// fpga3
module fpga3(
    input [3:0] SW,
    input rot_A, input rot_B, input rot_dwn,
    input BTN0, input BTN1, input BTN2,
    input reset, input clk,
    output [7:0] LED,
	 output R, output G, output B,
	 output h_sync, output v_sync
    );
For scale: roughly 5,200 cells after synthesis, ~58 flip-flops, ~0.043 mm^2 of cells after synthesis.
clock: 52.9 ns
lec_check: 0
abc_area: 0
cap_margin: 20
cell_pad_in_sites_detail_placement: 1
cell_pad_in_sites_global_placement: 2
core_margin: 9
core_utilization: 40
cts_cluster_diameter: 285
gpl_routability_driven: 0
gpl_timing_driven: 0
hold_slack_margin: 0.03
min_routing_layer: met2
slew_margin: 10
run.sh (not shown) runs the stock make flow with config.mk's settings and CLKGATE_MAP_FILE=.
Edit:
==> flow/config.mk (replaced) <==
export PLATFORM = sky130hd
export DESIGN_NAME = fpga3
export DESIGN_NICKNAME = fpga3
export VERILOG_FILES = /design/flow/design.v
export SDC_FILE = /design/flow/constraint.sdc
export NUM_CORES = 4
export LEC_CHECK = 0
export ABC_AREA = 1
export CAP_MARGIN = 20
export CORE_MARGIN = 2
export CORE_UTILIZATION = 52
export CTS_CLUSTER_SIZE = 95
export SLEW_MARGIN = 20
==> flow/constraint.sdc (replaced) <==
create_clock -name core_clock -period 30.6 [get_ports {clk}]
set_input_delay 6.1200 -clock core_clock [delete_from_list [all_inputs] [get_ports {clk}]]
set_output_delay 6.1200 -clock core_clock [all_outputs]
set_load 0.01 [all_outputs]
Result:
- The changed run completed, yet does not pass: setup timing
- critical path depth does not change
- wire length decreases by 11%
- setup slack gets worse by 1.2 ns
Edit:
--- a/flow/config.mk
+++ b/flow/config.mk
@@ -8,6 +8,6 @@
 export ABC_AREA = 1
-export CAP_MARGIN = 20
+export CAP_MARGIN = 5
 export CORE_MARGIN = 2
-export CORE_UTILIZATION = 52
-export CTS_CLUSTER_SIZE = 95
+export CORE_UTILIZATION = 72
+export CTS_CLUSTER_DIAMETER = 140
 export SLEW_MARGIN = 20
==> flow/constraint.sdc (replaced) <==
create_clock -name core_clock -period 27.0 [get_ports {clk}]
set_input_delay 5.4000 -clock core_clock [delete_from_list [all_inputs] [get_ports {clk}]]
set_output_delay 5.4000 -clock core_clock [all_outputs]
set_load 0.01 [all_outputs]
The changed run ran to the end with violations: setup timing.
Worst setup slack is worse by 1.4 ns.
Synthesized cell count does not change.
Final cell count falls by 3.6%.


== exp/pepper ==
fpga3 again, from the RTL that the note above started with.
==> flow/design.v (excerpt) <==
module fpga3(
    input [3:0] SW,
    input rot_A, input rot_B, input rot_dwn,
    input BTN0, input BTN1, input BTN2,
    input reset, input clk,
    output [7:0] LED,
	 output R, output G, output B,
	 output h_sync, output v_sync
    );
Settings: LEC_CHECK=0, ABC_AREA=1, CAP_MARGIN=40, CORE_ASPECT_RATIO=0.5, CORE_MARGIN=2, CORE_UTILIZATION=57, CTS_CLUSTER_DIAMETER=333, CTS_CLUSTER_SIZE=100, GPL_ROUTABILITY_DRIVEN=0, PLACE_DENSITY=0.86, SLEW_MARGIN=20, TNS_END_PERCENT=5; clock period 50.0 ns.
[inputs] exp/willow vs exp/pepper
==> flow/config.mk <==
export PLATFORM = sky130hd
export DESIGN_NAME = fpga3
export DESIGN_NICKNAME = fpga3
export VERILOG_FILES = /design/flow/design.v
export SDC_FILE = /design/flow/constraint.sdc
export NUM_CORES = 4
export LEC_CHECK = 0
export ABC_AREA = 1
export CAP_MARGIN = 20
export CORE_MARGIN = 2
export CORE_UTILIZATION = 40
export GPL_TIMING_DRIVEN = 0
export SLEW_MARGIN = 20
Results
- Having completed the whole flow, exp/willow delivered a layout that passed the timing, design-rule and antenna checks.
- Taking exp/pepper as the reference, in exp/willow met1 demand-to-capacity share in global routing went down by 9.3 points, clock skew went down by 0.0089 ns.
- Summary — via count, exp/willow relative to exp/pepper: lower, by 1770.
- Slowest stage cell on the critical path = fa_2: exp/willow; slowest stage cell on the critical path = fa_1: exp/pepper
- exp/willow: final core utilization 17 points below exp/pepper
- Compared with exp/pepper, exp/willow shows count of clock-net buffers in the final layout lower by 4.
- Number of tap cells added at floorplan is higher on exp/willow
- Summary of exp/willow over exp/pepper: routed metal-1 wire length rose about 16%; total placed instance area rose about 1.5%; number of standard cells in the layout, taps in and fillers out rose 6.0%.
[inputs] exp/onyx vs exp/willow
--- a/flow/config.mk
+++ b/flow/config.mk
@@ -6,8 +6,9 @@
 export NUM_CORES = 4
 export LEC_CHECK = 0
-export ABC_AREA = 1
 export CAP_MARGIN = 20
+export CELL_PAD_IN_SITES_GLOBAL_PLACEMENT = 1
 export CORE_MARGIN = 2
-export CORE_UTILIZATION = 40
-export GPL_TIMING_DRIVEN = 0
-export SLEW_MARGIN = 20
+export CORE_UTILIZATION = 68
+export PLACE_DENSITY_LB_ADDON = 0.15
+export SLEW_MARGIN = 15
+export TNS_END_PERCENT = 35
Notes after the runs:
Delta (exp/onyx minus exp/willow): die area went down 0.049 sq mm; total cells reported by yosys after synthesis now smaller; synthesized area decreased by 3.7% relative to the old numbers; register share after synthesis held steady.
exp/onyx never completed, since it errored out during global placement without I/O (3_1_place_gp_skip_io).
Changes observed in exp/onyx relative to exp/willow: number of placement rows decreased 30, mux contribution to synthesized area increased 0.46 points.
Input changes introduced in exp/violet (baseline for comparison: exp/onyx):
--- a/flow/config.mk
+++ b/flow/config.mk
@@ -7,8 +7,9 @@
 export LEC_CHECK = 0
 export CAP_MARGIN = 20
-export CELL_PAD_IN_SITES_GLOBAL_PLACEMENT = 1
 export CORE_MARGIN = 2
-export CORE_UTILIZATION = 68
-export PLACE_DENSITY_LB_ADDON = 0.15
-export SLEW_MARGIN = 15
-export TNS_END_PERCENT = 35
+export CORE_UTILIZATION = 40
+export CTS_CLUSTER_DIAMETER = 169
+export CTS_CLUSTER_SIZE = 100
+export GPL_ROUTABILITY_DRIVEN = 0
+export SLEW_MARGIN = 20
+export TNS_END_PERCENT = 40
--- outcome ---
- Taking exp/onyx as the reference point, the die size of exp/violet rises by 0.044 sq mm.
- Summary of the comparison: number of placement rows is higher in exp/violet, relative to exp/onyx.
- Die height is lower on exp/onyx
- exp/violet vs exp/onyx: core area up in exp/violet
- Reported for exp/violet and exp/onyx, combined area of all synthesized cells turned out identical to the last digit.
- exp/violet has completed all stages; timing, DRC and antenna checks passed.
Input-level comparison between exp/harbor and exp/violet:
--- a/flow/config.mk
+++ b/flow/config.mk
@@ -6,10 +6,13 @@
 export NUM_CORES = 4
 export LEC_CHECK = 0
+export ABC_AREA = 1
 export CAP_MARGIN = 20
+export CORE_ASPECT_RATIO = 0.5
 export CORE_MARGIN = 2
-export CORE_UTILIZATION = 40
-export CTS_CLUSTER_DIAMETER = 169
+export CORE_UTILIZATION = 61
+export CTS_CLUSTER_DIAMETER = 333
 export CTS_CLUSTER_SIZE = 100
 export GPL_ROUTABILITY_DRIVEN = 0
+export PLACE_DENSITY = 0.78
 export SLEW_MARGIN = 20
 export TNS_END_PERCENT = 40
[summary]
exp/harbor against exp/violet: routed wire length rose about 1.4%; count of placed standard cells in the final layout, fillers left out now sits higher; hold slack ~0 delta; overall track demand over capacity in global routing +11 points.
exp/violet reports its library cell contributing the largest single delay on the critical path as nor4_1 while exp/harbor reports dfrtn_1.


== v1 ==
fpga3 again, from the RTL that the note above started with.
make LEC_CHECK=0 ABC_AREA=1 CAP_MARGIN=20 CORE_ASPECT_RATIO=0.9 CORE_MARGIN=2 CORE_UTILIZATION=72 CTS_CLUSTER_DIAMETER=249 CTS_CLUSTER_SIZE=100 MAX_ROUTING_LAYER=met4 PLACE_DENSITY_LB_ADDON=0.02 SETUP_SLACK_MARGIN=2.27 SLEW_MARGIN=20 finish   # period 26.9 ns
v1: all stages done; final checks FAILED (negative setup slack).
[inputs] v48 vs v1
- clearing CORE_ASPECT_RATIO, which used to be 0.9
- putting PLACE_DENSITY at 0.36 where nothing was set
- clearing PLACE_DENSITY_LB_ADDON, which used to be 0.02
- swapping 249 for 147 in CTS_CLUSTER_DIAMETER
- clearing MAX_ROUTING_LAYER, which used to be met4
- swapping 2.27 for 5.0 in SETUP_SLACK_MARGIN
- clearing CTS_CLUSTER_SIZE, which used to be 100
- v48 completed end to end; final checks failed (negative setup slack).
- | layout buffering overhead excluding clock cells | v1 vs v48 | ≈ equal |
- Looking only at fraction of the core area occupied by cells at floorplan, and setting everything else aside, the higher value of v48 and v1 goes to v48.
- The more densely filled core belongs to v48, not v1.
- v48 against v1: signed area change from the synthesized netlist to the final layout ~0 delta, non-clock buffer count down 5.
- Going from v1 to v48, design area held steady; worst hold margin grew by 4.7 ps; final worst setup slack shrank by 82 ps; height of the die grew by 5.3%; clock buffer count in the final layout shrank by 3.
For v50, these inputs were changed with respect to v48:
- removing PLACE_DENSITY (formerly 0.36)
- removing SETUP_SLACK_MARGIN (formerly 5.0)
- removing CTS_CLUSTER_DIAMETER (formerly 147)
- changing the clock period (ns, I/O delays scaled along) from 26.9 to 61.7
v50 against v48: met3 track utilization from global routing lower, number of sequential storage elements closely matched the old numbers.
The sole clean run among v48 and v50 is v50.
What v4 does differently from v50 at the input level:
- CORE_UTILIZATION now 48, was 72
- ABC_AREA no longer set, was 1
- the clock period (ns, I/O delays scaled along) now 48.5, was 61.7
Notes after the runs:
- In v4, the number of tap cells added at floorplan came out about 50% above the value in v50.
- | worst setup slack | v4 vs v50 | 5850 ps lower |
- Comparing v50 against v4, there is no change at all in final count of pins violating max slew.
- Comparing v4 and v50, fraction of cell area in non-clock buffers is lower on v50.
- Going from v50 to v4, non-clock buffer count in the final layout grew by more than a quarter.
- The sequential share of layout area of v50 and that of v4 are within noise of each other.


fpga3 again, from the RTL that the note above started with.
Settings: LEC_CHECK=0, CAP_MARGIN=0, CORE_MARGIN=2, CORE_UTILIZATION=72, CTS_CLUSTER_DIAMETER=356, CTS_CLUSTER_SIZE=71, HOLD_SLACK_MARGIN=-0.05, PLACE_DENSITY_LB_ADDON=0.01, SETUP_SLACK_MARGIN=3.65, SLEW_MARGIN=20; clock period 12.6 ns.
The first run produced a layout that fails on negative setup slack.
==> next run, changes <==
CAP_MARGIN = 20   (was 0)
What happened: The new run ran to the end with violations: negative setup slack; sequential share of layout area is unchanged; wire length stays the same; global-route usage does not change; count of clock-buffer cells in the layout is unchanged; worst setup slack does not change; register-to-register slack is about the same; clock skew stays the same; non-clock buffer count stays the same.
==> next run, changes <==
ABC_AREA = 1   (was unset)
CTS_CLUSTER_DIAMETER = 233   (was 356)
CTS_CLUSTER_SIZE = unset   (was 71)
HOLD_SLACK_MARGIN = unset   (was -0.05)
PLACE_DENSITY_LB_ADDON = unset   (was 0.01)
SETUP_SLACK_MARGIN = unset   (was 3.65)
clock period = 34.1 ns   (was 12.6 ns; I/O delays follow)
What happened: Now the flow produced a clean layout. Count of clock-buffer cells in the layout climbs by 2. Clock skew drops by 3.5 ps. Die area climbs by 3.8%. Setup slack improves by 6800 ps. Design area drops by 5.7%. Non-clock buffer count drops by 611.
==> next run, changes <==
ABC_AREA = unset   (was 1)
CORE_UTILIZATION = 47   (was 72)
CTS_CLUSTER_DIAMETER = unset   (was 233)
clock period = 30.6 ns   (was 34.1 ns; I/O delays follow)
After rerunning:
- The new run finished but fails on negative setup slack
- worst setup slack gets worse by 1500 ps
- register-to-register slack got worse by 1700 ps
- die size goes up by well over a third
- global-route usage came out lower by 13 points
- synthesized area fell by a few percent
- synthesized cell count shrinks by about a fifth
- first-iteration DRC count goes down by well over a third


Setup of v29:
Starting RTL as in the previous note.
## fpga3
module fpga3(
    input [3:0] SW,
    input rot_A, input rot_B, input rot_dwn,
    input BTN0, input BTN1, input BTN2,
    input reset, input clk,
    output [7:0] LED,
	 output R, output G, output B,
	 output h_sync, output v_sync
    );
Settings: LEC_CHECK=0, ABC_AREA=1, CAP_MARGIN=20, CORE_ASPECT_RATIO=0.5, CORE_MARGIN=2, CORE_UTILIZATION=72, CTS_CLUSTER_DIAMETER=396, CTS_CLUSTER_SIZE=95, PLACE_DENSITY=0.43, SETUP_SLACK_MARGIN=5.0, SLEW_MARGIN=20, TNS_END_PERCENT=10; clock period 29.2 ns.
v29 finished all stages; layout check result: FAIL, due to setup timing.
Relative to v29, the following input files were edited for v19:
--- a/flow/config.mk
+++ b/flow/config.mk
@@ -10 +9,0 @@
-export CORE_ASPECT_RATIO = 0.5
@@ -12,2 +11,2 @@
-export CORE_UTILIZATION = 72
-export CTS_CLUSTER_DIAMETER = 396
+export CORE_UTILIZATION = 56
+export CTS_CLUSTER_DIAMETER = 356
@@ -15,2 +13,0 @@
-export PLACE_DENSITY = 0.43
-export SETUP_SLACK_MARGIN = 5.0
@@ -18 +14,0 @@
-export TNS_END_PERCENT = 10
==> flow/constraint.sdc <==
create_clock -name core_clock -period 22.9 [get_ports {clk}]
set_input_delay 4.5800 -clock core_clock [delete_from_list [all_inputs] [get_ports {clk}]]
set_output_delay 4.5800 -clock core_clock [all_outputs]
set_load 0.01 [all_outputs]
### Flow results
v19 finished all stages; however, its layout fails the closing checks, the failures being setup timing.
Compared v19 vs v29, and data arrival time of the worst path is down in v19.
Higher core utilization among v19 and v29: v29
Relative to v29, the post-cts gate resize count measured on v19 has increased by more than 10%.
## Diff of input files: v47 against v19
--- a/flow/config.mk
+++ b/flow/config.mk
@@ -8 +7,0 @@
-export ABC_AREA = 1
@@ -11,3 +10 @@
-export CORE_UTILIZATION = 56
-export CTS_CLUSTER_DIAMETER = 356
-export CTS_CLUSTER_SIZE = 95
+export CORE_UTILIZATION = 40
==> flow/constraint.sdc <==
create_clock -name core_clock -period 50.0 [get_ports {clk}]
set_input_delay 10.0000 -clock core_clock [delete_from_list [all_inputs] [get_ports {clk}]]
set_output_delay 10.0000 -clock core_clock [all_outputs]
set_load 0.01 [all_outputs]
==> results <==
- v47: flow completed, timing, DRC and antenna clean
- Looking at average wire per cell in the routed design, v47 sits above v19.
- From v19 to v47 the numbers moved as follows: Yosys chip area went down by about 3.7%; y dimension of the die now sits higher; number of placement rows shows an increase of 16; final design instance area without fill now smaller.
- Summary: via total after detailed routing, v47 better than v19


main:
fpga3 again, from the RTL that the note above started with.
==> flow/config.mk <==
export PLATFORM = sky130hd
export DESIGN_NAME = fpga3
export DESIGN_NICKNAME = fpga3
export VERILOG_FILES = /design/flow/design.v
export SDC_FILE = /design/flow/constraint.sdc
export NUM_CORES = 4
export LEC_CHECK = 0
export CAP_MARGIN = 20
export CELL_PAD_IN_SITES_DETAIL_PLACEMENT = 2
export CORE_MARGIN = 2
export CORE_UTILIZATION = 56
export CTS_CLUSTER_DIAMETER = 179
export MAX_ROUTING_LAYER = met4
export PLACE_DENSITY = 0.56
export SETUP_SLACK_MARGIN = 2.09
export SLEW_MARGIN = 20
export TNS_END_PERCENT = 25
==> flow/constraint.sdc <==
create_clock -name core_clock -period 37.1 [get_ports {clk}]
set_input_delay 7.4200 -clock core_clock [delete_from_list [all_inputs] [get_ports {clk}]]
set_output_delay 7.4200 -clock core_clock [all_outputs]
set_load 0.01 [all_outputs]
Seen in the log of main: DPL-0033 during detailed placement, after which the run never completed.
[inputs] the feature branch vs main
Settings: removing PLACE_DENSITY (formerly 0.56); changing CORE_UTILIZATION from 56 to 40; changing SETUP_SLACK_MARGIN from 2.09 to 5.0; removing CTS_CLUSTER_DIAMETER (formerly 179); removing MAX_ROUTING_LAYER (formerly met4); removing TNS_END_PERCENT (formerly 25); removing CELL_PAD_IN_SITES_DETAIL_PLACEMENT (formerly 2); changing the clock period (ns, I/O delays scaled along) from 37.1 to 48.5.
## What came out
The feature branch closes out successfully: all stages finished, all timing, DRC and antenna checks passed. The feature branch vs. main: part of the Yosys area used for sequential elements closely matched the old numbers, vertical die dimension increased by about 18% relative to the old numbers, number of placement rows increased by 18 relative to the old numbers, initial core utilization decreased by 16 points relative to the old numbers.
